==> flow/design.v <==
`timescale 1ns / 1ps
module mult_gen_0(
    CLK,
    A,
    B,
    P
);
input              CLK;
input      [7:0]   A;
input      [7:0]   B;
output     [7:0]   P;
reg [7:0]  a_reg;
reg [7:0]  b_reg;
reg [7:0]  p_reg0;
reg [7:0]  p_reg1;
assign P = p_reg1;
always @(posedge CLK) begin
    a_reg  <= A;
    b_reg  <= B;
    p_reg0 <= a_reg * b_reg;
    p_reg1 <= p_reg0;
end
endmodule
`timescale 1ns / 1ps
module pe(
clk, 
rst,
in_data, 
in_weight, 
in_psum,
in_data_update, 
in_weight_update, 
in_psum_update,
out_psum, 
out_psum_vld
    );
parameter WIDTH             = 8;
parameter PIPELINE_STAGE    = 3;
input                               clk;
input                               rst;
input   [WIDTH - 1 : 0]             in_data;
input   [WIDTH - 1 : 0]             in_weight;
input   [WIDTH - 1 : 0]         in_psum;
input                               in_data_update;
input                               in_weight_update;
input                               in_psum_update;
output  [WIDTH - 1 : 0]         out_psum;
output                              out_psum_vld;
reg     [WIDTH - 1 : 0]             in_data_reg;
reg     [WIDTH - 1 : 0]             in_weight_reg;
reg     [WIDTH - 1 : 0]             in_psum_reg;
wire                                in_update;
wire    [WIDTH - 1 : 0]         out_mult;
reg     [WIDTH - 1 : 0]         in_psum_pipeline        [0 : PIPELINE_STAGE - 1];
reg                                 out_psum_vld_pipeline   [0 : PIPELINE_STAGE];
integer i;
mult_gen_0 mult_unit (
  .CLK(clk),   
  .A(in_data_reg),       
  .B(in_weight_reg),       
  .P(out_mult)       
);
assign in_update = (in_data_update | in_weight_update | in_psum_update);
assign out_psum = in_psum_pipeline[PIPELINE_STAGE-1] + out_mult;
assign out_psum_vld = out_psum_vld_pipeline[PIPELINE_STAGE];
always @(posedge clk) begin
    if(rst) begin
        in_data_reg <= 0;
        in_weight_reg <= 0;
        in_psum_reg <= 0;
    end
    else begin
        if(in_data_update) begin
            in_data_reg <= in_data;
        end
        if(in_weight_update) begin
            in_weight_reg <= in_weight;
        end
        if(in_psum_update) begin
            in_psum_reg <= in_psum;
        end
    end
end
always @(posedge clk) begin
    if(rst) begin
        for(i = 0; i <= PIPELINE_STAGE; i = i + 1) begin: zero_init_out_psum_vld
            out_psum_vld_pipeline[i] <= 0;
        end 
    end
    else begin
        out_psum_vld_pipeline[0] <= in_update;
        for(i = 0; i < PIPELINE_STAGE; i = i + 1) begin: pipeline_stage_out_psum_vld
            out_psum_vld_pipeline[i+1] <= out_psum_vld_pipeline[i];
        end 
    end
end
always @(posedge clk) begin
    if(rst) begin
        for(i = 0; i <= PIPELINE_STAGE - 1; i = i + 1) begin: zero_init_in_psum
            in_psum_pipeline[i] <= 0;
        end 
    end
    else begin
        in_psum_pipeline[0] <= in_psum_reg;
        for(i = 0; i < PIPELINE_STAGE - 1; i = i + 1) begin: pipeline_stage_in_psum
            in_psum_pipeline[i+1] <= in_psum_pipeline[i];
        end 
    end
end
endmodule
`timescale 1ns / 1ps
module pmul(
clk,rst,
in_update,
in_data2,
in_data1,
in_data0,
in_weight2,
in_weight1,
in_weight0,
psum,
psum_vld
    );
    parameter WIDTH = 8;
    input clk;
    input rst;
    input [WIDTH-1:0] in_data2;
    input [WIDTH-1:0] in_data1;
    input [WIDTH-1:0] in_data0;
    input [WIDTH-1:0] in_weight2;
    input [WIDTH-1:0] in_weight1;
    input [WIDTH-1:0] in_weight0;
    input wire        in_update;
    output [WIDTH-1:0]psum;
    output            psum_vld;
    wire [2:0] out_psum_vld;
    wire [WIDTH-1:0] out_psum [0:2];
    assign psum = out_psum[2] + out_psum[1] + out_psum[0];
    assign psum_vld = (out_psum_vld == 3'b111);
    pe pe2( .clk(clk), .rst(rst), 
            .in_data(in_data2), .in_weight(in_weight2), .in_psum(0), 
            .in_data_update(in_update), .in_weight_update(in_update), .in_psum_update(in_update), 
            .out_psum(out_psum[2]), .out_psum_vld(out_psum_vld[2]));
    pe pe1( .clk(clk), .rst(rst), 
            .in_data(in_data1), .in_weight(in_weight1), .in_psum(0), 
            .in_data_update(in_update), .in_weight_update(in_update), .in_psum_update(in_update), 
            .out_psum(out_psum[1]), .out_psum_vld(out_psum_vld[1]));
    pe pe0( .clk(clk), .rst(rst), 
            .in_data(in_data0), .in_weight(in_weight0), .in_psum(0), 
            .in_data_update(in_update), .in_weight_update(in_update), .in_psum_update(in_update), 
            .out_psum(out_psum[0]), .out_psum_vld(out_psum_vld[0]));
endmodule
`timescale 1ns / 1ps
module pcore(
    clk,rst,
    in_update,  
    activate2,
    activate1,
    activate0,
    weight2,
    weight1,
    weight0,
    out_psum,
    out_psum_vld
    );
    parameter WIDTH = 8;
    input wire                      clk,rst,in_update;
    input  wire [3*WIDTH-1:0]       activate2;
    input  wire [3*WIDTH-1:0]       activate1;
    input  wire [3*WIDTH-1:0]       activate0;
    input  wire [3*WIDTH-1:0]       weight2;
    input  wire [3*WIDTH-1:0]       weight1;
    input  wire [3*WIDTH-1:0]       weight0;
    output wire [WIDTH-1:0]         out_psum;
    output wire                     out_psum_vld;
    wire        [WIDTH-1:0]         psum[0:2];
    wire        [2:0]               psum_vld;
    assign out_psum = psum[2] + psum[1] + psum[0];
    assign out_psum_vld = psum_vld[2] & psum_vld[1] & psum_vld[0];
    pmul #(.WIDTH(WIDTH))p2(.clk(clk), .rst(rst), 
         .in_update(in_update), 
         .in_data2(activate2[3*WIDTH-1:2*WIDTH]), .in_data1(activate2[2*WIDTH-1:1*WIDTH]), .in_data0(activate2[1*WIDTH-1:0]), 
         .in_weight2(weight2[3*WIDTH-1:2*WIDTH]), .in_weight1(weight2[2*WIDTH-1:1*WIDTH]), .in_weight0(weight2[1*WIDTH-1:0]), 
         .psum(psum[2]), .psum_vld(psum_vld[2]));
    pmul #(.WIDTH(WIDTH))p1(.clk(clk), .rst(rst), 
         .in_update(in_update), 
         .in_data2(activate1[3*WIDTH-1:2*WIDTH]), .in_data1(activate1[2*WIDTH-1:1*WIDTH]), .in_data0(activate1[1*WIDTH-1:0]), 
         .in_weight2(weight1[3*WIDTH-1:2*WIDTH]), .in_weight1(weight1[2*WIDTH-1:1*WIDTH]), .in_weight0(weight1[1*WIDTH-1:0]), 
         .psum(psum[1]), .psum_vld(psum_vld[1]));
    pmul #(.WIDTH(WIDTH))p0(.clk(clk), .rst(rst), 
         .in_update(in_update), 
         .in_data2(activate0[3*WIDTH-1:2*WIDTH]), .in_data1(activate0[2*WIDTH-1:1*WIDTH]), .in_data0(activate0[1*WIDTH-1:0]), 
         .in_weight2(weight0[3*WIDTH-1:2*WIDTH]), .in_weight1(weight0[2*WIDTH-1:1*WIDTH]), .in_weight0(weight0[1*WIDTH-1:0]), 
         .psum(psum[0]), .psum_vld(psum_vld[0]));
endmodule
`timescale 1ns / 1ps
module computing_core(
clk,rst,
load_done,
activate0,
activate1,
activate2,
weight0,
weight1,
weight2,
weight3,
out_psum0,
out_psum1,
out_psum2,
out_psum3,
out_psum_vld
    );
    parameter WIDTH = 8;
    input  wire                 clk,rst,load_done;
    input  wire  [9*WIDTH-1:0]   weight0,weight1,weight2,weight3;
    input  wire [3*WIDTH-1:0]   activate0;
    input  wire [3*WIDTH-1:0]   activate1;
    input  wire [3*WIDTH-1:0]   activate2;
    output wire [WIDTH-1:0]     out_psum0;
    output wire [WIDTH-1:0]     out_psum1;
    output wire [WIDTH-1:0]     out_psum2;
    output wire [WIDTH-1:0]     out_psum3;
    output wire                 out_psum_vld;
    wire [3:0]      psum_vld;
    assign out_psum_vld = psum_vld[0] & psum_vld[1] & psum_vld[2] & psum_vld[3];
    pcore #(.WIDTH(WIDTH))p0(.clk(clk), .rst(rst), .in_update(load_done),
            .activate2(activate0),
            .activate1(activate1),
            .activate0(activate2),
            .weight2({weight0[64+:8], weight0[56+:8], weight0[48+:8]}),
            .weight1({weight0[40+:8], weight0[32+:8], weight0[24+:8]}),
            .weight0({weight0[16+:8], weight0[8+:8],  weight0[0+:8]}),
            .out_psum(out_psum0), .out_psum_vld(psum_vld[0]));
    pcore #(.WIDTH(WIDTH))p1(.clk(clk), .rst(rst), .in_update(load_done),
            .activate2(activate0),
            .activate1(activate1),
            .activate0(activate2),
            .weight2({weight1[64+:8], weight1[56+:8], weight1[48+:8]}),
            .weight1({weight1[40+:8], weight1[32+:8], weight1[24+:8]}),
            .weight0({weight1[16+:8], weight1[8+:8] , weight1[0+:8]}),
            .out_psum(out_psum1), .out_psum_vld(psum_vld[1]));
    pcore #(.WIDTH(WIDTH))p2(.clk(clk), .rst(rst), .in_update(load_done),
            .activate2(activate0),
            .activate1(activate1),
            .activate0(activate2),
            .weight2({weight2[64+:8], weight2[56+:8], weight2[48+:8]}),
            .weight1({weight2[40+:8], weight2[32+:8], weight2[24+:8]}),
            .weight0({weight2[16+:8], weight2[8+:8] , weight2[0+:8]}),
            .out_psum(out_psum2), .out_psum_vld(psum_vld[2]));
    pcore #(.WIDTH(WIDTH))p3(.clk(clk), .rst(rst), .in_update(load_done),
            .activate2(activate0),
            .activate1(activate1),
            .activate0(activate2),
            .weight2({weight3[64+:8], weight3[56+:8], weight3[48+:8]}),
            .weight1({weight3[40+:8], weight3[32+:8], weight3[24+:8]}),
            .weight0({weight3[16+:8], weight3[8+:8] , weight3[0+:8]}),
            .out_psum(out_psum3), .out_psum_vld(psum_vld[3]));
endmodule
==> flow/run.sh <==
#!/bin/bash
# the make line also repeats each setting of config.mk as NAME=value (left out here)
make -C /OpenROAD-flow-scripts/flow DESIGN_CONFIG=/design/flow/config.mk WORK_HOME=/design/flow/orfs CLKGATE_MAP_FILE= finish
==> flow/config.mk <==
export PLATFORM = sky130hd
export DESIGN_NAME = computing_core
export DESIGN_NICKNAME = computing_core
export VERILOG_FILES = /design/flow/design.v
export SDC_FILE = /design/flow/constraint.sdc
export NUM_CORES = 4
export LEC_CHECK = 0
export ABC_AREA = 1
export CAP_MARGIN = 0
export CORE_ASPECT_RATIO = 0.82
export CORE_MARGIN = 2
export CORE_UTILIZATION = 71
export CTS_CLUSTER_SIZE = 44
export SLEW_MARGIN = 20
==> flow/constraint.sdc <==
create_clock -name core_clock -period 5.09 [get_ports {clk}]
set_input_delay 1.0180 -clock core_clock [delete_from_list [all_inputs] [get_ports {clk}]]
set_output_delay 1.0180 -clock core_clock [all_outputs]
set_load 0.01 [all_outputs]
==> Changelog: implementation, run 1 <==
### Physical design

- Worst Path Required: 4070 ps
- Number of synthesized flops with an enable pin: 0
- Hold Fails Final Rpt: 0
- Basic Gates by Area: 17.18%
- Pwr top: sequential cells
- Sw Share: 30.71%
- Overall Global Routing Usage: 35.32%
- Fin crit share: 110.0%
- Ys async rst share: 0%
- Max-slew headroom: 25.86%
- P_clk: 9420 uW
- WL final: 188.2 mm
- Core Region: 103600 um^2
- Clk pwr share: 33.9%
- Final Setup Violations: 19
- Clock Skew: 43.78 ps
- Clk buf depth: 3
- Worst setup EP type: output port
- Design Power: 27780 uW
- Starting Density: 71.49%
- Peak Freq: 178.6 MHz
- P_comb: 6820 uW
- Number of stages on the worst setup path: 17
- Final WS setup: -509.5 ps
- Pleak: 0.04742 uW
- Power per standard cell area: 330.8 nW/um^2
- Fill count: 6839
- Top Family by Delay on Critical Path: adder cells
- Worst setup path endpoint: out_psum3[7]
- Status: finished with violations
- Yosys warning total: 6
- Worst stage delay on the critical path: 550 ps
- Post-Syn Nets: 10690
- Vias in the first global route: 57100
- DIE HEIGHT: 296.5 um
- Dominant flop cell: dfxtp_1
- Synth logic family: adder cells
- Multiplexer share: 0%
- Clk sinks: 1300
- Drt pass-1 iters: 8
- Max Slew Vio Count: 0
- Top cells, area: dfxtp_1 (35%), fa_1 (17%), nand2_1 (14%)
- Vias/cell: 5.220
- Synthesized area: 74080 um^2
- Switch Pwr: 8534 uW
- Xor-xnor portion of the synthesized cell area: 4.388%
- DP HPWL: 142.0 mm
- Area growth syn-to-layout: 13.36%
- Tally of OpenROAD warnings: 46
- I/O pin total: 396
- Syn_area_per_cell: 8.132 um^2
- Yosys Instances: 9110
- CP max FO: 2
- R2r startpoint: p1.p1.pe1.mult_unit.a_reg[3]
- CTS Buf Count: 118
- #FFs+latches synth: 1300
- CTS H-Tree Depth: 3
- Clock root buffer: clkbuf_16
- CP most frequent cell: fa_1
- Worst-path cell chain: fa_1, inv_2, fa_1, inv_1, fa_1, inv_1, fa_1, inv_2, ha_4, nand2_2, inv_2, nand4_1, nand3_2, xor2_2, nand3_2, nand2_4, buf_6
- P_int: 19250 uW
- Cell Rows: 107
- I/O Buffers: 395
- Crit-path slowest cell: fa_1
- Count leader, synth: nand2_1
- Buf+Inv Stages, Crit Path: 6
- Clk slew on worst S/H paths: 70 ps
- Register share after synthesis: 35.13%
- Power Sequential: 11500 uW
- Wire per inst: 17.30 um
- CTS tree: done
- Initial antenna violation count: 22
- Hold EP: p0.p2.pe2.mult_unit.p_reg1[7]
- Cell type with the largest total area: dfxtp_1
- Fin nets: 11000
- Setup crit start kind: flip-flop
- Area leader share: 35.13%
- Post-Synth AOI/OAI Area: 3.488%
- Min-delay src: p0.p2.pe2.mult_unit.p_reg0[7]
- Setup WS pre-CTS: -316.9 ps
- Die X: 360.7 um
- R2R setup slack: 610 ps
- Fin crit period: 5600 ps
- Routability Congestion: 0.9263
- SO Faults: setup timing
- Post-synth top cells: nand2_1 (2830), inv_1 (2174), dfxtp_1 (1300)
- Residual DRC count: 0
- Yosys chip area: 74080 um^2
- Vias after detailed routing: 56770
- Reg power frac: 41.5%
- Clock Latency Late Sink: 770 ps
- Yosys adder share: 26.81%
- RSZ-0062 raised after global routing: true
- Comb power frac: 24.6%
- Tightest Pin Transition: 1111 ps
- Hold Path Class: reg -> reg
- Die Area: 107000 um^2
- Post-route antenna net violation count: 0
- Largest net degree at the start of global routing: 148
- Reg2Reg Depth: 17
- Worst vdd ir: 0.3627 mV
- Initial drt markers: 4521
- Hold_buf cts: 0
- Cell variety after synth: 34
- Worst Hold Depth: 0
- First-pass GRT wire length: 296.7 mm
- CP Class: reg -> out
- Mapped Cells: 9110
- Reg2Reg Capture Point: p3.p1.pe1.mult_unit.p_reg0[7]
- Crit path from: p3.p1.pe0.mult_unit.p_reg1[5]
- Final core utilization: 81.05%
- Max Cap Viol: 0
- Crit path arrival time: 4580 ps
- Remaining global-route overflow: 0
-- area by class of cell --
class / instances / area [um^2] / share of cell area, %
multi-input cells: 5324 / 39030 / 46.47
flip-flops and latches: 1300 / 26060 / 31.03
inverters: 2176 / 8175 / 9.735
repair buffers: 493 / 4875 / 5.804
clock buffers: 153 / 3264 / 3.887
well taps: 1362 / 1704 / 2.029
clock inverters: 62 / 862.1 / 1.027
diodes: 6 / 15.01 / 0.01788
-- layer usage --
layer,vias to the layer above,global-route usage (%),routed length [um]
met5,-,0,61
met4,10,11.90,6285
met3,424,5.594,14650
met2,2006,59.35,88910
met1,27180,46.94,78270
li1,27150,-,-
-- repair_timing --
item,CTS,global route
endpoints found under the setup margin,24,21
resized,221,76
pin swaps,68,74
setup buffers,5,5
-- per-stage QoR --
step,instance area [um^2],hold slack (ps),TNS (ps),instances
4_1_cts,83760,327.5,-5985,10870
3_3_place_gp,79160,311.0,-776.9,10650
3_5_place_dp,79160,312.1,-1458,10650
2_1_floorplan,74080,309.6,0,9110
6_report,83980,325.9,-5547,10880
5_1_grt,83970,328.7,-7844,10870
==> inputs of run 2 (changes only) <==
Settings changed: ABC_AREA 1 to unset, CAP_MARGIN 0 to 20, CORE_ASPECT_RATIO 0.82 to 1.69, CORE_UTILIZATION 71 to 48, CTS_CLUSTER_DIAMETER set to 340, CTS_CLUSTER_SIZE 44 to 10, GPL_ROUTABILITY_DRIVEN set to 1, PLACE_DENSITY_LB_ADDON set to 0.18, SLEW_MARGIN 20 to 5.
Clock period 5.09 ns to 6.5 ns, I/O delays scaled along.
==> Changelog: implementation, run 2 <==
### Physical design

- Status: finished clean
- Pwr top: sequential cells
- Post-Synth AOI/OAI Area: 1.494%
- Top Family by Delay on Critical Path: adder cells
- Worst stage delay on the critical path: 610 ps
- Yosys warning total: 6
- Yosys Instances: 6579
- Area growth syn-to-layout: 14.29%
- CTS tree: done
- Starting Density: 48.23%
- Fin crit period: 6356 ps
- P_clk: 7360 uW
- Crit path from: p1.p0.pe0.mult_unit.p_reg1[2]
- Remaining global-route overflow: 0
- I/O Buffers: 395
- Multiplexer share: 5.195%
- Final Setup Violations: 0
- Reg2Reg Capture Point: p3.p0.pe1.mult_unit.p_reg0[7]
- Final cell count without fillers: 8911
- Synth logic family: adder cells
- Hold Fails Final Rpt: 0
- Hold_buf cts: 0
- Overall Global Routing Usage: 24.02%
- Initial antenna violation count: 8
- Design Power: 21550 uW
- Clock Skew: 60.94 ps
- Cell type with the largest total area: dfxtp_1
- RSZ-0062 raised after global routing: false
- Setup TNS: 0 ps
- Clk slew on worst S/H paths: 60 ps
- Mapped Cells: 6579
- Ys async rst share: 0%
- Clk buf depth: 3
- R2R setup slack: 2270 ps
- Worst Path Required: 5200 ps
- P_int: 15010 uW
- CTS Buf Count: 147
- Routability Congestion: 0.8976
- Switch Pwr: 6540 uW
- Number of synthesized flops with an enable pin: 0
- Vias in the first global route: 46220
- Post-Syn Nets: 8162
- Worst setup path endpoint: out_psum1[6]
- Clock Latency Late Sink: 810 ps
- Basic Gates by Area: 11.96%
- Min-delay src: p3.p1.pe1.mult_unit.p_reg0[5]
- Residual DRC count: 0
- Xor-xnor portion of the synthesized cell area: 8.309%
- Post-synth top cells: dfxtp_1 (1300), inv_1 (1029), and2_1 (810)
- Reg power frac: 42.6%
- Worst setup EP type: output port
- Clock root buffer: clkbuf_16
- DIE HEIGHT: 498.2 um
- Initial drt markers: 1824
- Tightest Pin Transition: 1015 ps
- Pleak: 0.03849 uW
- Reg2Reg Depth: 13
- Yosys adder share: 28.63%
- Yosys chip area: 69360 um^2
- WL final: 171.9 mm
- Cell variety after synth: 20
- Tally of OpenROAD warnings: 30
- Fill count: 12650
- Dpl cells: 8741
- Buf+Inv Stages, Crit Path: 5
- Drt pass-1 iters: 5
- Power Sequential: 9170 uW
- Vias/cell: 4.799
- Synthesized area: 69360 um^2
- Count leader, synth: dfxtp_1
- I/O pin total: 396
- Clk sinks: 1300
- Max Cap Viol: 0
- Crit path arrival time: 5060 ps
- Die X: 296.4 um
- Syn_area_per_cell: 10.54 um^2
- R2r startpoint: p2.p0.pe1.mult_unit.a_reg[2]
- CTS H-Tree Depth: 4
- Worst vdd ir: 0.4620 mV
- Hold Path Class: reg -> reg
- Vias after detailed routing: 42760
- Final core utilization: 55.12%
- First-pass GRT wire length: 268.2 mm
- Wire per inst: 19.29 um
- Top cells, area: dfxtp_1 (38%), fa_1 (18%), ha_1 (11%)
- Max-slew headroom: 32.27%
- P_comb: 5020 uW
- Largest net degree at the start of global routing: 140
- Post-route antenna net violation count: 0
- Setup crit start kind: flip-flop
- Post-CTS setup buffers: 0
- Crit-path slowest cell: clkdlybuf4s50_1
- Area leader share: 37.52%
- #FFs+latches synth: 1300
- Core Region: 143800 um^2
- Power per standard cell area: 271.8 nW/um^2
- Fin Hold WS: 302.1 ps
- Comb power frac: 23.3%
- CP most frequent cell: fa_1
- Sw Share: 30.35%
- DP HPWL: 133.7 mm
- Clk pwr share: 34.1%
- Fin nets: 8553
- Worst Hold Depth: 0
- Number of stages on the worst setup path: 15
- Dominant flop cell: dfxtp_1
- Fin crit share: 97.79%
- Register share after synthesis: 37.52%
- Hold EP: p3.p1.pe1.mult_unit.p_reg1[5]
- Die Area: 147700 um^2
- Peak Freq: 157.3 MHz
- CP max FO: 2
- Max Slew Vio Count: 0
- Worst-path cell chain: inv_1, fa_1, inv_1, fa_1, fa_1, inv_1, fa_1, inv_1, ha_1, fa_1, a21oi_1, nor2_1, nor2_1, xnor2_1, clkdlybuf4s50_1
- CP Class: reg -> out
- Cell Rows: 181
==> run 2: timing repair <==
action,4_1_cts,5_1_grt
setup endpoints to repair,5,4
resized,6,5
pin swaps,0,1
==> run 2: per-stage QoR <==
stage	area (um^2)	setup slack, ps
floorplan	69360	1715
global placement	75130	799.2
detailed placement	75130	780.2
CTS	79220	15.73
global route	79260	7.641
finish	79270	143.7
==> run 2: layer usage <==
layer	track usage, %	vias up	wire (um)
li1	-	20570	-
met1	28.80	21080	71280
met2	43.10	832	88280
met3	3.029	278	5288
met4	9.589	2	7033
met5	0	-	13
==> run 2: final cells by class <==
class / instances / area, um^2 / share of cell area (%)
inverters: 1029 / 3862 / 4.872
diodes: 7 / 17.52 / 0.02210
clock buffers: 147 / 3679 / 4.640
repair buffers: 430 / 4303 / 5.428
multi-input cells: 4062 / 38590 / 48.68
flip-flops and latches: 1300 / 26030 / 32.83
well taps: 1921 / 2404 / 3.032
clock inverters: 15 / 395.4 / 0.4988
==> inputs of run 3 (changes only) <==
Settings changed: CTS_CLUSTER_SIZE 10 to unset, GPL_ROUTABILITY_DRIVEN 1 to 0, PLACE_DENSITY_LB_ADDON 0.18 to 0.12.
==> Changelog: implementation, run 3 <==
### Physical design

- RSZ-0062 raised after global routing: false
- R2r startpoint: p2.p0.pe1.mult_unit.a_reg[2]
- Tightest Pin Transition: 1084 ps
- Peak Freq: 157.9 MHz
- Post-route antenna net violation count: 0
- Buf+Inv Stages, Crit Path: 5
- Cell Rows: 181
- Fin crit period: 6335 ps
- Drt pass-1 iters: 5
- Worst Path Required: 5200 ps
- Initial drt markers: 1618
- Post-Syn Nets: 8162
- Fin crit share: 97.46%
- #FFs+latches synth: 1300
- Clk sinks: 1300
- CP Class: reg -> out
- Post-synth top cells: dfxtp_1 (1300), inv_1 (1029), and2_1 (810)
- Hold EP: p2.p1.pe2.mult_unit.p_reg1[5]
- Clock Skew: 33.05 ps
- Hold Fails Final Rpt: 0
- WL final: 172.9 mm
- Max-slew headroom: 27.61%
- P_comb: 5030 uW
- Logic area: 38590 um^2
- Fin nets: 8524
- Register share after synthesis: 37.52%
- DIE HEIGHT: 498.2 um
- Setup TNS: 0 ps
- Starting Density: 48.23%
- Yosys warning total: 6
- Post-Synth AOI/OAI Area: 1.494%
- Max Cap Viol: 0
- Synth logic family: adder cells
- P_int: 15060 uW
- Cell variety after synth: 20
- DP HPWL: 135.2 mm
- Top Family by Delay on Critical Path: adder cells
- Min-delay src: p2.p1.pe2.mult_unit.p_reg0[5]
- CP most frequent cell: fa_1
- Power per standard cell area: 272.4 nW/um^2
- Dpl cells: 8741
- Comb power frac: 23.2%
- Final cell count without fillers: 8978
- Vias after detailed routing: 42790
- Area leader share: 37.52%
- Clk slew on worst S/H paths: 70 ps
- Area growth syn-to-layout: 14.46%
- CP max FO: 2
- CTS Buf Count: 119
- Crit path from: p0.p2.pe0.mult_unit.p_reg1[2]
- Ys async rst share: 0%
- Worst stage delay on the critical path: 600 ps
- Pleak: 0.03853 uW
- Yosys chip area: 69360 um^2
- Setup crit start kind: flip-flop
- Vias/cell: 4.766
- Power Sequential: 9160 uW
- Synthesized area: 69360 um^2
- Number of stages on the worst setup path: 14
- Number of synthesized flops with an enable pin: 0
- R2R setup slack: 2200 ps
- Switch Pwr: 6569 uW
- Core Region: 143800 um^2
- Die X: 296.4 um
- Mapped Cells: 6579
- Yosys adder share: 28.63%
- CTS tree: done
- Wire per inst: 19.26 um
- Cell type with the largest total area: dfxtp_1
- P_clk: 7440 uW
- Worst vdd ir: 0.3872 mV
- Post-CTS setup buffers: 0
- Worst Hold Depth: 0
- Status: finished clean
- Crit path arrival time: 5040 ps
- Top cells, area: dfxtp_1 (38%), fa_1 (18%), ha_1 (11%)
- Dominant flop cell: dfxtp_1
- Worst-path cell chain: fa_1, fa_1, inv_1, fa_1, fa_1, inv_1, ha_1, inv_1, fa_1, inv_1, a21o_1, a21oi_1, xnor2_2, clkdlybuf4s50_1
- Initial antenna violation count: 15
- Final Setup Violations: 0
- Pwr top: sequential cells
- Register Area: 26030 um^2
- Clk pwr share: 34.4%
- Sw Share: 30.38%
- Reg2Reg Depth: 11
- Max Slew Vio Count: 0
- Clock Latency Late Sink: 770 ps
- I/O Buffers: 395
- Fin Hold WS: 315.6 ps
- CTS H-Tree Depth: 3
- Fill count: 12760
- Remaining global-route overflow: 0
- Basic Gates by Area: 11.96%
- Hold Path Class: reg -> reg
- Residual DRC count: 0
- Crit-path slowest cell: clkdlybuf4s50_1
- Clock root buffer: clkbuf_16
- Worst setup EP type: output port
- Yosys Instances: 6579
- Tally of OpenROAD warnings: 35
- Clk buf depth: 3
- Overall Global Routing Usage: 23.98%
- First-pass GRT wire length: 267.2 mm
- Reg2Reg Capture Point: p0.p0.pe1.mult_unit.p_reg0[7]
- Count leader, synth: dfxtp_1
- Syn_area_per_cell: 10.54 um^2
- Multiplexer share: 5.195%
- Worst setup path endpoint: out_psum0[6]
- Vias in the first global route: 46140
- Largest net degree at the start of global routing: 148
- Die Area: 147700 um^2
- Final core utilization: 55.21%
- Xor-xnor portion of the synthesized cell area: 8.309%
- I/O pin total: 396
- Reg power frac: 42.4%
run 3: stage by stage:
stage | total power, uW | instance area, um^2 | setup slack (ps)
floorplan | 11900 | 69360 | 1715
global placement | 14290 | 75120 | 823.8
detailed placement | 14340 | 75120 | 827.4
CTS | 21870 | 79330 | 46.70
global route | 22660 | 79360 | 2.611
finish | 21630 | 79390 | 165.0
run 3: area by class of cell:
type | count | area share (%)
diodes | 14 | 0.04413
clock inverters | 77 | 1.141
well taps | 1921 | 3.028
clock buffers | 146 | 4.145
flip-flops and latches | 1300 | 32.78
inverters | 1029 | 4.865
multi-input cells | 4062 | 48.61
repair buffers | 429 | 5.387
run 3: repair_timing:
action,CTS,global route
hold buffers,0,0
gates resized,5,6
endpoints found under the setup margin,4,5
hold endpoints to repair,0,0
run 3: metal layers:
layer	GRT usage, %	up-vias	routed length [um]
met5	0	-	27
met4	8.493	4	6295
met3	2.797	241	5597
met2	44.45	688	91230
met1	28.12	21250	69790
li1	-	20610	-
==> inputs of run 4 (changes only) <==
Settings changed: ABC_AREA set to 0, CAP_MARGIN 20 to 0, CORE_ASPECT_RATIO 1.69 to 1.05, CORE_MARGIN 2 to 4, CORE_UTILIZATION 48 to 65, CTS_CLUSTER_SIZE set to 23, GPL_ROUTABILITY_DRIVEN 0 to 1, GPL_TIMING_DRIVEN set to 1, MAX_ROUTING_LAYER set to met5, PLACE_DENSITY_LB_ADDON 0.12 to 0.18, SETUP_SLACK_MARGIN set to -0.29.
==> Changelog: implementation, run 4 <==
### Physical design

- Status: finished clean
- CP max FO: 2
- CTS Buf Count: 66
- Basic Gates by Area: 11.96%
- Tightest Pin Transition: 1148 ps
- Area leader share: 37.52%
- WL final: 157.6 mm
- Switch Pwr: 5716 uW
- Wire per inst: 18.96 um
- Crit path arrival time: 5150 ps
- Top Family by Delay on Critical Path: adder cells
- Post-route cell area: 76240 um^2
- Worst vdd ir: 0.4476 mV
- Clk pwr share: 23.9%
- Area growth syn-to-layout: 9.912%
- DIE HEIGHT: 342.7 um
- Fin crit share: 99.18%
- Post-CTS setup buffers: 0
- Yosys chip area: 69360 um^2
- Xor-xnor portion of the synthesized cell area: 8.309%
- CP Class: reg -> out
- I/O pin total: 396
- Setup crit start kind: flip-flop
- Number of stages on the worst setup path: 15
- Tally of OpenROAD warnings: 33
- Post-CTS resize count: 0
- #FFs+latches synth: 1300
- Clock Latency Late Sink: 670 ps
- I/O Buffers: 395
- Vias/cell: 5.180
- Power Sequential: 9110 uW
- Vias in the first global route: 45870
- Hold_buf cts: 0
- Vias after detailed routing: 43070
- Register Area: 26030 um^2
- Setup TNS: 0 ps
- Worst Path Required: 5200 ps
- Post-synth top cells: dfxtp_1 (1300), inv_1 (1029), and2_1 (810)
- Worst setup path endpoint: out_psum3[6]
- Pwr top: sequential cells
- Overall Global Routing Usage: 28.68%
- Post-route antenna net violation count: 0
- Initial antenna violation count: 18
- Number of synthesized flops with an enable pin: 0
- Largest net degree at the start of global routing: 140
- Core Region: 105600 um^2
- Yosys Instances: 6579
- Power per standard cell area: 243.5 nW/um^2
- Register share after synthesis: 37.52%
- Synth logic family: adder cells
- Die Area: 112000 um^2
- DP Area: 74440 um^2
- Ys async rst share: 0%
- Worst-path cell chain: inv_1, fa_1, inv_1, fa_1, fa_1, inv_1, fa_1, inv_1, ha_1, fa_1, a21oi_1, nor2_1, nor2_1, xnor2_1, clkdlybuf4s50_1
- Reg power frac: 49.1%
- Worst Hold Depth: 0
- R2r startpoint: p1.p1.pe0.mult_unit.a_reg[2]
- P_clk: 4430 uW
- Mapped Cells: 6579
- Count leader, synth: dfxtp_1
- Fin crit period: 6447 ps
- R2R setup slack: 2160 ps
- Clock Skew: 27.15 ps
- DP HPWL: 121.4 mm
- Sw Share: 30.79%
- Multiplexer share: 5.195%
- Reg2Reg Capture Point: p0.p1.pe0.mult_unit.p_reg0[7]
- Final Setup Violations: 0
- Comb power frac: 27.1%
- CTS H-Tree Depth: 3
- Routability Congestion: 0.8924
- Yosys adder share: 28.63%
- Syn_area_per_cell: 10.54 um^2
- P_comb: 5030 uW
- Crit path from: p3.p0.pe0.mult_unit.p_reg1[2]
- Worst setup EP type: output port
- Pleak: 0.03727 uW
- CP most frequent cell: fa_1
- Design Power: 18560 uW
- Synthesized area: 69360 um^2
- Clk slew on worst S/H paths: 100 ps
- Crit-path slowest cell: clkdlybuf4s50_1
- Die X: 326.8 um
- Logic area: 38560 um^2
- Starting Density: 65.66%
- Top cells, area: dfxtp_1 (38%), fa_1 (18%), ha_1 (11%)
- Reg2Reg Depth: 13
- Post-Syn Nets: 8162
- Post-Synth AOI/OAI Area: 1.494%
- Max-slew headroom: 23.37%
- Clk buf depth: 3
- CTS tree: done
- Yosys warning total: 6
- Hold Fails Final Rpt: 0
- Hold Path Class: reg -> reg
- Max Slew Vio Count: 0
- Min-delay src: p0.p2.pe2.mult_unit.p_reg0[6]
- Cell type with the largest total area: dfxtp_1
- First-pass GRT wire length: 250.4 mm
- Fin nets: 8461
- Fill count: 7726
- Drt pass-1 iters: 5
- Remaining global-route overflow: 0
- Peak Freq: 155.1 MHz
- Residual DRC count: 0
- Buf+Inv Stages, Crit Path: 5
- Initial drt markers: 2140
- Clock root buffer: clkbuf_16
- Hold EP: p0.p2.pe2.mult_unit.p_reg1[6]
- Max Cap Viol: 0
- Cell Rows: 122
- Cell variety after synth: 20
- Dominant flop cell: dfxtp_1
- Worst stage delay on the critical path: 640 ps
- P_int: 12850 uW
- Clk sinks: 1300
## run 4: layer usage
| layer | global-route usage, % | routed length [um] | up-vias | part of all wire [%] |
|---|---|---|---|---|
| met1 | 37.31 | 66570 | 21340 | 42 |
| met2 | 49.11 | 76100 | 1061 | 48 |
| met4 | 10.98 | 6388 | 2 | 4.1 |
| met5 | 0 | 13 | - | 0.0082 |
| met3 | 3.854 | 8551 | 259 | 5.4 |
| li1 | - | - | 20400 | - |
## run 4: metrics by stage
step                      setup WS, ps  cells  hold WS (ps)  utilization, %
final                            53.03   8314         324.4           72.17
after global routing            -76.14   8309         326.3           72.16
after CTS                        16.70   8309         323.0           72.16
after detailed placement         779.3   8236         312.1           70.47
after global placement           826.0   8236         310.5           70.47
after floorplan                   1715   6579         309.6               -
## run 4: area by class of cell
type	count	area share, %
Antenna cell	5	0.01641
Clock buffer	68	2.232
Clock inverter	5	0.1116
Timing Repair Buffer	419	5.518
Multi-Input combinational cell	4062	50.58
Sequential cell	1300	34.14
Inverter	1029	5.066
Tap cell	1426	2.340
==> inputs of run 5 (changes only) <==
Settings changed: ABC_AREA 0 to unset, CAP_MARGIN 0 to 20, CORE_ASPECT_RATIO 1.05 to unset, CORE_MARGIN 4 to 2, CORE_UTILIZATION 65 to 71, CTS_CLUSTER_DIAMETER 340 to 137, CTS_CLUSTER_SIZE 23 to 18, GPL_ROUTABILITY_DRIVEN 1 to unset, GPL_TIMING_DRIVEN 1 to unset, MAX_ROUTING_LAYER met5 to unset, PLACE_DENSITY_LB_ADDON 0.18 to unset, SETUP_SLACK_MARGIN -0.29 to -0.3, SLEW_MARGIN 5 to 20.
Clock period 6.5 ns to 4.01 ns, I/O delays scaled along.
==> Changelog: implementation, run 5 <==
### Physical design

- Status: finished with violations
- SO Faults: setup timing
- Clock Skew: 31.19 ps
- Routability Congestion: 0.9178
- Worst stage delay on the critical path: 540 ps
- Clock Latency Late Sink: 690 ps
- Dpl cells: 8239
- Area leader share: 37.52%
- Fin crit share: 133.9%
- Setup crit start kind: flip-flop
- Post-route antenna net violation count: 0
- Yosys Instances: 6579
- I/O pin total: 396
- Cell type with the largest total area: dfxtp_1
- Dominant flop cell: dfxtp_1
- Worst Path Required: 3210 ps
- Min-delay src: p0.p2.pe1.mult_unit.p_reg0[4]
- Clk pwr share: 24.6%
- P_clk: 8030 uW
- Crit-path slowest cell: fa_1
- Multiplexer share: 5.195%
- Syn_area_per_cell: 10.54 um^2
- Overall Global Routing Usage: 33.19%
- Count leader, synth: dfxtp_1
- Hold_buf cts: 0
- Basic Gates by Area: 11.96%
- Tally of OpenROAD warnings: 34
- WL final: 162.2 mm
- Cell Rows: 114
- Ys async rst share: 0%
- Power Sequential: 14800 uW
- Fill count: 6118
- Reg2Reg Depth: 13
- Post-Syn Nets: 8162
- Wire per inst: 19.48 um
- CP max FO: 2
- R2r startpoint: p1.p1.pe1.mult_unit.a_reg[2]
- Hold EP: p0.p2.pe1.mult_unit.p_reg1[4]
- Initial antenna violation count: 18
- Worst vdd ir: 0.9718 mV
- Cell variety after synth: 20
- CP most frequent cell: fa_1
- Design Power: 32630 uW
- Worst Hold Depth: 0
- Register share after synthesis: 37.52%
- Synth logic family: adder cells
- Comb power frac: 30.1%
- Final cell count without fillers: 8328
- Final Setup Violations: 28
- CTS H-Tree Depth: 3
- Power per standard cell area: 418.3 nW/um^2
- Starting Density: 71.72%
- Clk slew on worst S/H paths: 80 ps
- Clock root buffer: clkbuf_16
- Max Slew Vio Count: 0
- Crit path arrival time: 4570 ps
- Die X: 316.6 um
- P_comb: 9840 uW
- CTS Buf Count: 82
- Yosys adder share: 28.63%
- Remaining global-route overflow: 0
- Die Area: 100200 um^2
- Worst-path cell chain: inv_2, fa_1, inv_2, fa_1, fa_1, inv_1, fa_1, inv_1, ha_1, a21o_1, a21oi_2, o21bai_1, a21oi_2, xnor2_2, buf_2
- Vias/cell: 5.295
- Post-Synth AOI/OAI Area: 1.494%
- Setup TNS: -23220 ps
- Pleak: 0.03837 uW
- Largest net degree at the start of global routing: 110
- Vias after detailed routing: 44100
- Reg power frac: 45.2%
- #FFs+latches synth: 1300
- Yosys warning total: 6
- Sw Share: 31.32%
- I/O Buffers: 395
- Clk sinks: 1300
- Max-slew headroom: 38.25%
- Post-synth top cells: dfxtp_1 (1300), inv_1 (1029), and2_1 (810)
- Pwr top: sequential cells
- Hold Fails Final Rpt: 0
- Fin crit period: 5369 ps
- DP HPWL: 124.5 mm
- CTS tree: done
- Top cells, area: dfxtp_1 (38%), fa_1 (18%), ha_1 (11%)
- Residual DRC count: 0
- Number of stages on the worst setup path: 15
- CP Class: reg -> out
- Crit path from: p3.p0.pe0.mult_unit.p_reg1[3]
- Max Cap Viol: 0
- Drt pass-1 iters: 5
- Xor-xnor portion of the synthesized cell area: 8.309%
- Switch Pwr: 10220 uW
- Peak Freq: 186.3 MHz
- Worst setup path endpoint: out_psum3[7]
- Fin Hold WS: 317.8 ps
- Tightest Pin Transition: 925.1 ps
- Core Region: 96710 um^2
- Hold Path Class: reg -> reg
- Worst setup EP type: output port
- RSZ-0062 raised after global routing: true
- Yosys chip area: 69360 um^2
- DIE HEIGHT: 316.6 um
- First-pass GRT wire length: 255.4 mm
- Clk buf depth: 3
- Final WS setup: -1359 ps
- Fin nets: 8627
- Number of synthesized flops with an enable pin: 0
- P_int: 22410 uW
- Buf+Inv Stages, Crit Path: 5
- Mapped Cells: 6579
- Area growth syn-to-layout: 12.48%
- Reg2Reg Capture Point: p3.p1.pe1.mult_unit.p_reg0[7]
- Vias in the first global route: 46900
- Initial drt markers: 2606
- Top Family by Delay on Critical Path: adder cells
- R2R setup slack: 60 ps
- Synthesized area: 69360 um^2
-- run 5: what timing repair did --
action,in CTS,in global routing
pin swaps,42,34
setup buffers,12,2
gates resized,180,44
setup endpoints to repair,28,25
-- run 5: layout make-up --
| type | count | area (um^2) | share of cell area (%) |
|---|---|---|---|
| Clock buffer | 83 | 2077 | 2.662 |
| Clock inverter | 7 | 83.83 | 0.1075 |
| Tap cell | 1276 | 1597 | 2.046 |
| Inverter | 1029 | 3865 | 4.954 |
| Antenna cell | 2 | 5.005 | 0.006415 |
| Multi-Input combinational cell | 4062 | 38910 | 49.87 |
| Timing Repair Buffer | 569 | 5434 | 6.965 |
| Sequential cell | 1300 | 26050 | 33.39 |
-- run 5: through the flow --
stage                     area (um^2)  worst slack [ps]  util, %
after floorplan                 69360            -277.0        -
final                           78020             -1359    80.67
after CTS                       77920             -1331    80.57
after detailed placement        75490             -1131    78.06
after global routing            78010             -1469    80.67
after global placement          75490             -1009    78.06
-- run 5: per-layer routing --
layer / up-vias / share of wire, % / GRT usage, %
met5: - / 0.059 / 0
met4: 14 / 4.9 / 14.27
met3: 355 / 5.6 / 4.617
met2: 1229 / 48 / 55.60
met1: 21790 / 42 / 43.33
li1: 20720 / - / -
==> inputs of run 6 (changes only) <==
Settings changed: ABC_AREA set to 1, CORE_UTILIZATION 71 to 72, CTS_CLUSTER_DIAMETER 137 to 379, CTS_CLUSTER_SIZE 18 to 14, PLACE_DENSITY set to 0.83, SETUP_SLACK_MARGIN -0.3 to -0.35, TNS_END_PERCENT set to 5.
Clock period 4.01 ns to 4.77 ns, I/O delays scaled along.
==> Changelog: implementation, run 6 <==
### Physical design

- Min-delay src: p3.p0.pe0.mult_unit.p_reg0[3]
- P_clk: 7750 uW
- Hold Fails Final Rpt: 0
- Drt pass-1 iters: 9
- CP max FO: 2
- Ys async rst share: 0%
- Yosys warning total: 6
- Cell type with the largest total area: dfxtp_1
- Worst-path cell chain: inv_1, fa_1, inv_1, fa_1, fa_1, inv_1, fa_1, inv_1, ha_1, a21oi_4, o21ai_2, nor2_2, inv_1, nand2_2, nand2_2, nand2_1, inv_1, nor2_4, buf_6
- P_comb: 6410 uW
- Residual DRC count: 0
- Cell variety after synth: 34
- CTS tree: done
- Sw Share: 31.24%
- Clock root buffer: clkbuf_16
- Clock Latency Late Sink: 730 ps
- Max Slew Vio Count: 0
- Count leader, synth: nand2_1
- Basic Gates by Area: 17.18%
- Die X: 324.8 um
- Starting Density: 72.71%
- Fin crit period: 5459 ps
- Post-Syn Nets: 10690
- Max-slew headroom: 25.88%
- Cell Rows: 117
- Worst setup EP type: output port
- Final cell count without fillers: 10790
- RSZ-0062 raised after global routing: true
- CP Class: reg -> out
- DP HPWL: 146.5 mm
- Switch Pwr: 8273 uW
- Number of stages on the worst setup path: 19
- Remaining global-route overflow: 0
- Crit path from: p1.p0.pe0.mult_unit.p_reg1[3]
- Clk buf depth: 3
- Post-synth top cells: nand2_1 (2830), inv_1 (2174), dfxtp_1 (1300)
- Tally of OpenROAD warnings: 43
- DIE HEIGHT: 324.8 um
- Clock Skew: 38.16 ps
- I/O Buffers: 395
- Max Cap Viol: 0
- CTS H-Tree Depth: 3
- Routability Congestion: 0.9586
- Power per standard cell area: 322.0 nW/um^2
- Hold Path Class: reg -> reg
- Crit-path slowest cell: fa_1
- Largest net degree at the start of global routing: 141
- Buf+Inv Stages, Crit Path: 7
- Setup TNS: -10360 ps
- WL final: 192.6 mm
- Peak Freq: 183.2 MHz
- Final WS setup: -688.7 ps
- Final Setup Violations: 21
- Fin nets: 11000
- Yosys adder share: 26.81%
- #FFs+latches synth: 1300
- CP most frequent cell: inv_1
- Core Region: 101900 um^2
- Area leader share: 35.13%
- Multiplexer share: 0%
- Synth logic family: adder cells
- Wire per inst: 17.84 um
- Dpl cells: 10680
- Synthesized area: 74080 um^2
- Final core utilization: 80.72%
- R2R setup slack: 380 ps
- Overall Global Routing Usage: 36.91%
- SO Faults: antenna rules, setup timing
- Yosys Instances: 9110
- Post-Synth AOI/OAI Area: 3.488%
- Area growth syn-to-layout: 11.02%
- Comb power frac: 24.2%
- Vias after detailed routing: 57340
- Power Sequential: 12300 uW
- P_int: 18210 uW
- Die Area: 105500 um^2
- Tightest Pin Transition: 1110 ps
- Status: finished with violations
- Worst setup path endpoint: out_psum1[7]
- Top Family by Delay on Critical Path: adder cells
- Reg power frac: 46.6%
- Register share after synthesis: 35.13%
- Vias in the first global route: 58850
- Dominant flop cell: dfxtp_1
- Crit path arrival time: 4500 ps
- Fin crit share: 114.4%
- Post-route antenna net violation count: 1
- Setup WS pre-CTS: -467.6 ps
- Xor-xnor portion of the synthesized cell area: 4.388%
- Initial drt markers: 4652
- Mapped Cells: 9110
- Top cells, area: dfxtp_1 (35%), fa_1 (17%), nand2_1 (14%)
- Clk sinks: 1300
- Yosys chip area: 74080 um^2
- CTS Buf Count: 102
- Syn_area_per_cell: 8.132 um^2
- First-pass GRT wire length: 306.3 mm
- Number of synthesized flops with an enable pin: 0
- Worst Hold Depth: 0
- Vias/cell: 5.313
- I/O pin total: 396
- Initial antenna violation count: 26
- R2r startpoint: p3.p0.pe2.mult_unit.a_reg[2]
- Pwr top: sequential cells
- Worst stage delay on the critical path: 520 ps
- Worst Path Required: 3820 ps
- Reg2Reg Capture Point: p1.p0.pe2.mult_unit.p_reg0[7]
- Clk slew on worst S/H paths: 80 ps
- Clk pwr share: 29.2%
- Pleak: 0.04682 uW
- Hold EP: p3.p0.pe0.mult_unit.p_reg1[3]
- Worst vdd ir: 0.5989 mV
- Setup crit start kind: flip-flop
- Reg2Reg Depth: 18
==> run 6: final cells by class <==
type,count,area [um^2]
Antenna cell,8,20.02
Sequential cell,1300,26030
Timing Repair Buffer,508,4858
Clock inverter,7,176.4
Inverter,2176,8175
Fill cell,6679,19640
Multi-Input combinational cell,5324,38700
Clock buffer,103,2566
Tap cell,1368,1712
==> run 6: metrics by stage <==
stage | hold WS (ps) | power, uW | area [um^2]
floorplan | 309.6 | 15410 | 74080
CTS | 324.6 | 26200 | 82090
global placement | 311.3 | 18170 | 79240
detailed placement | 312.1 | 18390 | 79240
global route | 331.7 | 27540 | 82220
finish | 322.2 | 26480 | 82240
==> run 6: per-layer routing <==
layer  track usage, %  vias to the layer above  wire length, um
met4            18.55                       12            11110
met3            6.406                      606            16130
met2            61.39                     2289            90710
met5                0                        -               69
li1                 -                    27070                -
met1            46.56                    27370            74560
==> run 6: timing repair <==
item	4_1_cts	5_1_grt
hold endpoints to repair	0	0
endpoints found under the setup margin	22	23
hold buffers	0	0
pin swaps	43	31
gates cloned	0	0
buffers inserted	0	0
gates resized	117	33
==> inputs of run 7 (changes only) <==
Settings changed: ABC_AREA 1 to unset, CORE_UTILIZATION 72 to 59, CTS_CLUSTER_DIAMETER 379 to unset, CTS_CLUSTER_SIZE 14 to unset, PLACE_DENSITY 0.83 to unset, SETUP_SLACK_MARGIN -0.35 to 0.89, TNS_END_PERCENT 5 to unset.
Clock period 4.77 ns to 4.33 ns, I/O delays scaled along.
==> Changelog: implementation, run 7 <==
### Physical design

- Post-synth top cells: dfxtp_1 (1300), inv_1 (1029), and2_1 (810)
- P_comb: 9590 uW
- CTS Buf Count: 134
- Buf+Inv Stages, Crit Path: 6
- Fin crit period: 5377 ps
- Worst-path cell chain: inv_2, fa_1, inv_2, fa_1, fa_1, inv_1, fa_1, inv_2, ha_4, a21o_1, a21oi_2, o21bai_1, a21oi_2, xnor2_1, buf_4, buf_6
- Setup WS pre-CTS: -743.8 ps
- Post-Synth AOI/OAI Area: 1.494%
- Routability Congestion: 0.8823
- P_clk: 11700 uW
- I/O pin total: 396
- Number of synthesized flops with an enable pin: 0
- Residual DRC count: 0
- Sw Share: 29.60%
- Fin nets: 8810
- Clk sinks: 1300
- First-pass GRT wire length: 260.9 mm
- Hold_buf cts: 0
- Top Family by Delay on Critical Path: adder cells
- Multiplexer share: 5.195%
- Post-Syn Nets: 8162
- Syn_area_per_cell: 10.54 um^2
- WL final: 166.8 mm
- CTS H-Tree Depth: 4
- Power per standard cell area: 412.8 nW/um^2
- Basic Gates by Area: 11.96%
- Dominant flop cell: dfxtp_1
- Clk buf depth: 3
- DIE HEIGHT: 346.9 um
- Die X: 346.9 um
- Clock root buffer: clkbuf_16
- Yosys Instances: 6579
- R2R setup slack: 820 ps
- Tightest Pin Transition: 853.0 ps
- Max-slew headroom: 43.13%
- Remaining global-route overflow: 0
- Vias after detailed routing: 44040
- Overall Global Routing Usage: 27.95%
- Register share after synthesis: 37.52%
- Fin crit share: 124.2%
- Worst setup EP type: output port
- Worst setup path endpoint: out_psum0[7]
- Status: finished with violations
- Synthesized area: 69360 um^2
- Clk slew on worst S/H paths: 60 ps
- Final Setup Violations: 24
- Crit path from: p0.p1.pe1.mult_unit.p_reg1[3]
- Starting Density: 59.61%
- Yosys chip area: 69360 um^2
- I/O Buffers: 395
- Fill count: 8450
- Wire per inst: 18.83 um
- Synth logic family: adder cells
- Pwr top: sequential cells
- Clock Skew: 25.73 ps
- P_int: 24590 uW
- R2r startpoint: p3.p1.pe2.mult_unit.a_reg[2]
- Cell variety after synth: 20
- Crit path arrival time: 4510 ps
- Comb power frac: 27.4%
- Switch Pwr: 10340 uW
- Fin Hold WS: 307.2 ps
- Area growth syn-to-layout: 22.01%
- DP HPWL: 125.8 mm
- Yosys adder share: 28.63%
- Reg2Reg Depth: 15
- Cell Rows: 125
- Largest net degree at the start of global routing: 105
- Tally of OpenROAD warnings: 35
- Pleak: 0.04021 uW
- Worst vdd ir: 0.4114 mV
- Hold EP: p1.p0.pe1.mult_unit.p_reg1[4]
- Min-delay src: p1.p0.pe1.mult_unit.p_reg0[4]
- Ys async rst share: 0%
- Clk pwr share: 33.4%
- Hold Fails Final Rpt: 0
- Max Cap Viol: 0
- Count leader, synth: dfxtp_1
- #FFs+latches synth: 1300
- Setup crit start kind: flip-flop
- Reg power frac: 39.1%
- Max Slew Vio Count: 0
- Mapped Cells: 6579
- Worst Path Required: 3460 ps
- Dpl cells: 8462
- Drt pass-1 iters: 5
- Vias/cell: 4.972
- Final core utilization: 72.73%
- Worst stage delay on the critical path: 540 ps
- Cell type with the largest total area: dfxtp_1
- Final WS setup: -1047 ps
- Worst Hold Depth: 0
- SO Faults: setup timing
- Yosys warning total: 6
- RSZ-0062 raised after global routing: true
- CP Class: reg -> out
- Peak Freq: 186.0 MHz
- Initial drt markers: 2306
- CP most frequent cell: fa_1
- Number of stages on the worst setup path: 16
- Clock Latency Late Sink: 750 ps
- CTS tree: done
- Die Area: 120300 um^2
- Xor-xnor portion of the synthesized cell area: 8.309%
- DP Area: 76000 um^2
- Post-route antenna net violation count: 0
- Initial antenna violation count: 18
- Core Region: 116400 um^2
- Final cell count without fillers: 8858
- Top cells, area: dfxtp_1 (38%), fa_1 (18%), ha_1 (11%)
- Hold Path Class: reg -> reg
- Area leader share: 37.52%
- CP max FO: 2
- Reg2Reg Capture Point: p1.p1.pe2.mult_unit.p_reg0[7]
- Crit-path slowest cell: fa_1
- Post-route cell area: 84630 um^2
- Vias in the first global route: 46060
- Power Sequential: 13700 uW
## run 7: cell type report
class | count | area (um^2) | share of cell area [%]
multi-input cells | 4062 | 41220 | 48.71
flip-flops and latches | 1300 | 26250 | 31.01
repair buffers | 700 | 6908 | 8.162
inverters | 1029 | 3865 | 4.567
clock buffers | 178 | 3762 | 4.446
well taps | 1524 | 1907 | 2.253
clock inverters | 64 | 715.7 | 0.8457
diodes | 1 | 2.502 | 0.002957
## run 7: routing by layer
layer | global-route usage [%] | vias up | wire [um]
met5 | 0 | - | 18
met4 | 7.507 | 2 | 3988
met3 | 3.975 | 224 | 7898
met2 | 45.25 | 963 | 77390
met1 | 39.38 | 21650 | 77530
li1 | - | 21200 | -
## run 7: what timing repair did
action / 4_1_cts / 5_1_grt
buffers inserted: 89 / 61
pin swaps: 250 / 370
resized: 522 / 361
endpoints found under the setup margin: 101 / 72
cloned: 2 / 1
## run 7: per-stage QoR
stage / power [uW] / TNS [ps]
after floorplan: 18090 / 0
after detailed placement: 22590 / -9738
after global routing: 36450 / -19860
after CTS: 34870 / -17950
final: 34930 / -16490
after global placement: 22520 / -9197
==> inputs of run 8 (changes only) <==
Settings changed: CORE_UTILIZATION 59 to 18, CTS_CLUSTER_DIAMETER set to 110, GPL_TIMING_DRIVEN set to 1, MAX_ROUTING_LAYER set to met4, MIN_ROUTING_LAYER set to met1, PLACE_DENSITY_LB_ADDON set to 0.11, SETUP_SLACK_MARGIN 0.89 to unset, SLEW_MARGIN 20 to 10.
Clock period 4.33 ns to 6.45 ns, I/O delays scaled along.
==> Changelog: implementation, run 8 <==
### Physical design

- Final WS setup: 228.6 ps
- Cell type with the largest total area: dfxtp_1
- Cell Rows: 227
- Worst-path cell chain: inv_1, fa_1, inv_1, fa_1, fa_1, inv_1, fa_1, inv_1, ha_1, a21o_1, a21oi_2, xnor2_2, clkdlybuf4s50_1
- Initial drt markers: 1376
- Final core utilization: 22.28%
- Clk buf depth: 4
- Area leader share: 37.52%
- Switch Pwr: 7908 uW
- Clk pwr share: 40.3%
- Hold_buf cts: 0
- Yosys Instances: 6579
- Mapped Cells: 6579
- Worst vdd ir: 0.3512 mV
- Clk sinks: 1300
- CP max FO: 2
- DP HPWL: 178.2 mm
- Hold EP: p0.p2.pe0.mult_unit.p_reg1[4]
- Buf+Inv Stages, Crit Path: 5
- Initial antenna violation count: 59
- Clock Latency Late Sink: 880 ps
- Sw Share: 31.34%
- Residual DRC count: 0
- Clock root buffer: clkbuf_16
- Register share after synthesis: 37.52%
- Reg power frac: 36.8%
- Die X: 624.8 um
- Multiplexer share: 5.195%
- Cell variety after synth: 20
- Tightest Pin Transition: 1054 ps
- Comb power frac: 22.9%
- Die Area: 390300 um^2
- CP Class: reg -> out
- Crit-path slowest cell: clkdlybuf4s50_1
- Routability Congestion: 0.7522
- Fin crit period: 6221 ps
- R2r startpoint: p3.p1.pe2.mult_unit.a_reg[1]
- Ys async rst share: 0%
- Power per standard cell area: 295.8 nW/um^2
- Crit path arrival time: 4930 ps
- WL final: 227.3 mm
- Reg2Reg Capture Point: p3.p1.pe2.mult_unit.p_reg0[7]
- Post-CTS setup buffers: 0
- Yosys adder share: 28.63%
- Number of stages on the worst setup path: 13
- Min-delay src: p0.p2.pe0.mult_unit.p_reg0[4]
- Final Setup Violations: 0
- Peak Freq: 160.7 MHz
- Worst Hold Depth: 0
- CTS H-Tree Depth: 4
- Vias after detailed routing: 42750
- Yosys warning total: 6
- Dominant flop cell: dfxtp_1
- R2R setup slack: 2050 ps
- Post-synth top cells: dfxtp_1 (1300), inv_1 (1029), and2_1 (810)
- Number of synthesized flops with an enable pin: 0
- CTS tree: done
- Reg2Reg Depth: 14
- Area growth syn-to-layout: 22.99%
- Fin nets: 8596
- Worst setup path endpoint: out_psum2[5]
- CTS Buf Count: 174
- Post-Synth AOI/OAI Area: 1.494%
- Fin crit share: 96.46%
- I/O pin total: 396
- Count leader, synth: dfxtp_1
- Crit path from: p2.p1.pe0.mult_unit.p_reg1[3]
- Vias/cell: 3.504
- Top Family by Delay on Critical Path: adder cells
- Synth logic family: adder cells
- Clk slew on worst S/H paths: 60 ps
- Remaining global-route overflow: 0
- #FFs+latches synth: 1300
- I/O Buffers: 395
- DIE HEIGHT: 624.8 um
- Worst setup EP type: output port
- Overall Global Routing Usage: 12.09%
- Yosys chip area: 69360 um^2
- Setup crit start kind: flip-flop
- First-pass GRT wire length: 334.9 mm
- Max-slew headroom: 29.25%
- Core Region: 382900 um^2
- Design Power: 25240 uW
- Vias in the first global route: 47190
- Wire per inst: 18.63 um
- Status: finished clean
- Basic Gates by Area: 11.96%
- Pleak: 0.03955 uW
- Hold Path Class: reg -> reg
- Setup WS pre-CTS: 538.9 ps
- Largest net degree at the start of global routing: 108
- Power Sequential: 9300 uW
- Max Cap Viol: 0
- Xor-xnor portion of the synthesized cell area: 8.309%
- Setup TNS: 0 ps
- P_comb: 5770 uW
- P_int: 17330 uW
- Fin Hold WS: 314.1 ps
- Top cells, area: dfxtp_1 (38%), fa_1 (18%), ha_1 (11%)
- Fill count: 41280
- Drt pass-1 iters: 5
- Worst Path Required: 5160 ps
- Syn_area_per_cell: 10.54 um^2
- Clock Skew: 58.41 ps
- P_clk: 10200 uW
- Pwr top: clock
- Synthesized area: 69360 um^2
- Max Slew Vio Count: 0
- Post-Syn Nets: 8162
- Hold Fails Final Rpt: 0
- Starting Density: 18.12%
- Tally of OpenROAD warnings: 36
- Post-route antenna net violation count: 0
- Worst stage delay on the critical path: 620 ps
## run 8: final cells by class
class	count	area (um^2)	area share, %
Sequential cell	1300	26030	30.52
Antenna cell	17	42.54	0.04987
Multi-Input combinational cell	4062	38640	45.29
Inverter	1029	3862	4.528
Tap cell	5038	6304	7.389
Clock inverter	76	1117	1.310
Timing Repair Buffer	446	4422	5.183
Clock buffer	233	4887	5.729
## run 8: repair_timing
action | in CTS | in global routing
endpoints found under the setup margin | 10 | 10
pin swaps | 1 | 5
resized | 14 | 15
## run 8: metrics by stage
step / std cells / area [um^2]
after floorplan: 6579 / 69360
after global placement: 11880 / 79190
after detailed placement: 11880 / 79190
after CTS: 12180 / 85230
after global routing: 12190 / 85280
final: 12200 / 85310
## run 8: metal layers
metal  track usage, %  routed length (um)
met1            15.25              104100
met2            20.48              111200
met3            1.626                6970
met4            2.658                5006
met5                -                   0
==> inputs of run 9 (changes only) <==
Settings changed: CAP_MARGIN 20 to 5, CORE_UTILIZATION 18 to 72, CTS_CLUSTER_DIAMETER 110 to unset, CTS_CLUSTER_SIZE set to 100, GPL_TIMING_DRIVEN 1 to unset, MAX_ROUTING_LAYER met4 to unset, MIN_ROUTING_LAYER met1 to unset, PLACE_DENSITY_LB_ADDON 0.11 to unset, SETUP_SLACK_MARGIN set to 1.56, SLEW_MARGIN 10 to 20.
Clock period 6.45 ns to 5.33 ns, I/O delays scaled along.
==> Changelog: implementation, run 9 <==
### Physical design

- Max Cap Viol: 0
- Worst setup EP type: output port
- Overall Global Routing Usage: 34.66%
- Final core utilization: 83.89%
- Peak Freq: 172.7 MHz
- Sw Share: 30.77%
- Vias in the first global route: 47850
- Remaining global-route overflow: 0
- Drt pass-1 iters: 6
- Xor-xnor portion of the synthesized cell area: 8.309%
- Number of synthesized flops with an enable pin: 0
- WL final: 169.2 mm
- Post-Syn Nets: 8162
- Top cells, area: dfxtp_1 (38%), fa_1 (18%), ha_1 (11%)
- Crit-path slowest cell: fa_1
- Yosys Instances: 6579
- Multiplexer share: 5.195%
- Worst setup path endpoint: out_psum3[6]
- Dominant flop cell: dfxtp_1
- CP max FO: 2
- Clk pwr share: 33.8%
- I/O pin total: 396
- Yosys adder share: 28.63%
- Comb power frac: 26.2%
- Count leader, synth: dfxtp_1
- Initial antenna violation count: 17
- I/O Buffers: 395
- Clock Latency Late Sink: 750 ps
- Ys async rst share: 0%
- Area growth syn-to-layout: 15.26%
- Synth logic family: adder cells
- Area leader share: 37.52%
- Synthesized area: 69360 um^2
- Initial drt markers: 2926
- Die X: 314.4 um
- CTS Buf Count: 130
- Register share after synthesis: 37.52%
- Syn_area_per_cell: 10.54 um^2
- Worst Hold Depth: 0
- Setup WS pre-CTS: 17.08 ps
- Tightest Pin Transition: 883.1 ps
- Pwr top: sequential cells
- Clock root buffer: clkbuf_16
- Setup crit start kind: flip-flop
- Mapped Cells: 6579
- Number of stages on the worst setup path: 15
- Top Family by Delay on Critical Path: adder cells
- Design Power: 28020 uW
- Hold_buf cts: 0
- Wire per inst: 20.21 um
- Vias/cell: 5.352
- Largest net degree at the start of global routing: 118
- Routability Congestion: 0.9108
- Cell Rows: 113
- Fin crit share: 108.7%
- Worst stage delay on the critical path: 550 ps
- Worst Path Required: 4260 ps
- Worst-path cell chain: inv_1, fa_1, inv_2, fa_1, fa_1, inv_2, fa_1, inv_2, ha_4, fa_2, a21oi_2, nor2_2, nor2_2, xnor2_2, buf_2
- Vias after detailed routing: 44820
- P_clk: 9480 uW
- Core Region: 95290 um^2
- P_comb: 7350 uW
- Yosys warning total: 6
- Min-delay src: p2.p2.pe2.mult_unit.p_reg0[4]
- Clk buf depth: 3
- Yosys chip area: 69360 um^2
- First-pass GRT wire length: 263.1 mm
- SO Faults: setup timing
- P_int: 19400 uW
- Post-synth top cells: dfxtp_1 (1300), inv_1 (1029), and2_1 (810)
- Clock Skew: 28.45 ps
- DIE HEIGHT: 314.4 um
- Tally of OpenROAD warnings: 41
- Starting Density: 72.79%
- Status: finished with violations
- Cell variety after synth: 20
- Buf+Inv Stages, Crit Path: 5
- CTS tree: done
- DP HPWL: 121.7 mm
- Clk sinks: 1300
- #FFs+latches synth: 1300
- Crit path arrival time: 4730 ps
- Hold Fails Final Rpt: 0
- Switch Pwr: 8622 uW
- Power Sequential: 11200 uW
- Hold EP: p2.p2.pe2.mult_unit.p_reg1[4]
- Fin nets: 8578
- CTS H-Tree Depth: 4
- Max-slew headroom: 41.13%
- Die Area: 98830 um^2
- CP most frequent cell: fa_1
- R2R setup slack: 1630 ps
- Final WS setup: -461.2 ps
- Reg2Reg Capture Point: p0.p1.pe1.mult_unit.p_reg0[7]
- RSZ-0062 raised after global routing: true
- Clk slew on worst S/H paths: 70 ps
- Reg2Reg Depth: 9
- R2r startpoint: p1.p1.pe1.mult_unit.a_reg[3]
- Fill count: 5445
- CP Class: reg -> out
- Worst vdd ir: 0.3194 mV
- Final Setup Violations: 17
- Post-Synth AOI/OAI Area: 1.494%
- Max Slew Vio Count: 0
- Fin crit period: 5791 ps
- Reg power frac: 39.9%
- Crit path from: p3.p0.pe1.mult_unit.p_reg1[2]
- Basic Gates by Area: 11.96%
- Hold Path Class: reg -> reg
- Pleak: 0.03904 uW
- Cell type with the largest total area: dfxtp_1
- Post-route antenna net violation count: 0
- Power per standard cell area: 350.5 nW/um^2
- Residual DRC count: 0
-- run 9: final cells by class --
type	count	area, um^2	share of cell area (%)
Timing Repair Buffer	472	4657	5.825
Clock buffer	174	3711	4.642
Multi-Input combinational cell	4062	39180	49.00
Tap cell	1265	1583	1.980
Sequential cell	1300	26170	32.73
Antenna cell	7	17.52	0.02191
Clock inverter	64	765.7	0.9579
Inverter	1029	3865	4.835
-- run 9: timing repair --
item / in CTS / in global routing
gates resized: 262 / 105
pin swaps: 55 / 52
setup buffers: 11 / 18
hold endpoints to repair: 0 / 0
setup endpoints to repair: 74 / 63
-- run 9: through the flow --
step | cell area [um^2] | hold WS [ps] | cells | TNS (ps)
2_1_floorplan | 69480 | 309.6 | 6579 | 0
3_3_place_gp | 74550 | 309.8 | 8099 | 0
3_5_place_dp | 74550 | 312.1 | 8099 | 0
4_1_cts | 79470 | 310.0 | 8348 | -2639
5_1_grt | 79930 | 322.6 | 8367 | -5048
6_report | 79940 | 307.7 | 8373 | -3639
-- run 9: metal layers --
layer | wire length, um | GRT usage, % | up-vias | part of all wire, %
met5 | 104 | 0 | - | 0.061
met4 | 10140 | 18.37 | 16 | 6.0
met3 | 10980 | 6.278 | 483 | 6.5
met2 | 79420 | 56.84 | 1423 | 47
met1 | 68560 | 43.95 | 22170 | 41
li1 | - | - | 20730 | -
Power and IR drop assume default switching activity.
